// fpmultiplier
module fpmultiplier (output logic [31:0] product, output logic ready,
		input logic [31:0] a, input logic clock, nreset);
Size: ~140 flip-flops, ~67 I/O pins.
export LEC_CHECK = 0
export CAP_MARGIN = 15
export CORE_MARGIN = 7
export CORE_UTILIZATION = 32
export CTS_CLUSTER_DIAMETER = 104
export GPL_TIMING_DRIVEN = 1
export HOLD_SLACK_MARGIN = 0.06
export MAX_ROUTING_LAYER = met5
export MIN_ROUTING_LAYER = met1
export PLACE_DENSITY_LB_ADDON = 0.22
export SLEW_MARGIN = 15
create_clock -name core_clock -period 11.4 [get_ports {clock}]
run.sh (not shown) runs the stock make flow with config.mk's settings and CLKGATE_MAP_FILE=.
The baseline produced a clean layout.
Next try:
Settings changed: ABC_AREA set to 1, CAP_MARGIN 15 to 20, CORE_MARGIN 7 to 2, CORE_UTILIZATION 32 to 72, CTS_CLUSTER_DIAMETER 104 to not set, GPL_TIMING_DRIVEN 1 to not set, HOLD_SLACK_MARGIN 0.06 to not set, MAX_ROUTING_LAYER met5 to not set, MIN_ROUTING_LAYER met1 to not set, PLACE_DENSITY set to 0.6, PLACE_DENSITY_LB_ADDON 0.22 to not set, SLEW_MARGIN 15 to 20.
Clock period 11.4 ns to 3.59 ns, I/O delays scaled along.
Result:
- The new run ended with an error in global routing on GRT-0232
- synthesized area came out higher by 5.1%
- die area drops by 56%
- synthesized cell count went up by 27%
Next try:
Settings changed: ABC_AREA 1 to not set, CORE_UTILIZATION 72 to 64.
Clock period 3.59 ns to 5.93 ns, I/O delays scaled along.
What happened:
- With this change the flow produced a layout that fails on setup timing
- area after synthesis fell by 4.8%
- synthesized cell count is lower by 21%
- die area rises by about 7%
Next try:
Settings changed: ABC_AREA set to 1, CORE_UTILIZATION 64 to 72.
Clock period 5.93 ns to 7.86 ns, I/O delays scaled along.
The changed run went through all stages and came out clean; non-clock buffer count went down by 313; worst setup slack improves by 1.4 ns; synthesized cell count went up by 27%; routed wire length went up by 2.7%; combinational power went down by 23%; clock skew stays flat; global-route usage went up by 5.5 points; clock-buffer cell count went up by 3; utilization went down by 2.8 points; synthesized area went up by 5.1%; cell area went down by 9.3%.
Next try:
Settings changed: CORE_ASPECT_RATIO set to 1.23, CTS_CLUSTER_SIZE set to 11, SETUP_SLACK_MARGIN set to 0.25.
Clock period 7.86 ns to 3.59 ns, I/O delays scaled along.
The changed run stopped in global routing (GRT-0232).
Synthesized cell count does not change.
Die area barely changes.
Area after synthesis stays the same.
Next try:
Settings changed: ABC_AREA 1 to not set, CORE_ASPECT_RATIO 1.23 to not set, CORE_UTILIZATION 72 to 40, CTS_CLUSTER_SIZE 11 to not set, SETUP_SLACK_MARGIN 0.25 to not set.
Clock period 3.59 ns to 9.0 ns, I/O delays scaled along.
After rerunning:
- The new run completed without violations
- synthesized cell count goes down by 21%
- die size goes up by 70%
- area after synthesis goes down by 4.8%


## old
fpmultiplier again, from the RTL that the note above started with.
Settings: LEC_CHECK=0, ABC_AREA=1, CAP_MARGIN=20, CORE_MARGIN=2, CORE_UTILIZATION=50, CTS_CLUSTER_DIAMETER=396, CTS_CLUSTER_SIZE=98, GPL_ROUTABILITY_DRIVEN=0, PLACE_DENSITY=0.35, SLEW_MARGIN=20, TNS_END_PERCENT=15; clock period 9.0 ns.
Modified inputs, new compared to old
# old
export LEC_CHECK = 0
export ABC_AREA = 1
export CAP_MARGIN = 20
export CORE_MARGIN = 2
export CORE_UTILIZATION = 50
export CTS_CLUSTER_DIAMETER = 396
export CTS_CLUSTER_SIZE = 98
export GPL_ROUTABILITY_DRIVEN = 0
export PLACE_DENSITY = 0.35
export SLEW_MARGIN = 20
export TNS_END_PERCENT = 15
create_clock -name core_clock -period 9.0 [get_ports {clock}]
# new
export LEC_CHECK = 0
export CAP_MARGIN = 20
export CORE_MARGIN = 8
export CORE_UTILIZATION = 40
export MAX_ROUTING_LAYER = met4
export SLEW_MARGIN = 15
create_clock -name core_clock -period 9.0 [get_ports {clock}]
## What came out
[compare] base=old new=new: setup slack went down by 700 ps; xor/xnor cell area share of the yosys netlist went up by 0.63 points; post-detailed-placement cell area went down by 1100 um^2; vertical extent of the die went up by about 14%; largest driver fanout on the critical path went down by about 13%.
The sum of routed wire segments on met1 of new falls short of that of old by about 19%.
No activity file was given, so power comes from the tool's default toggle rates.
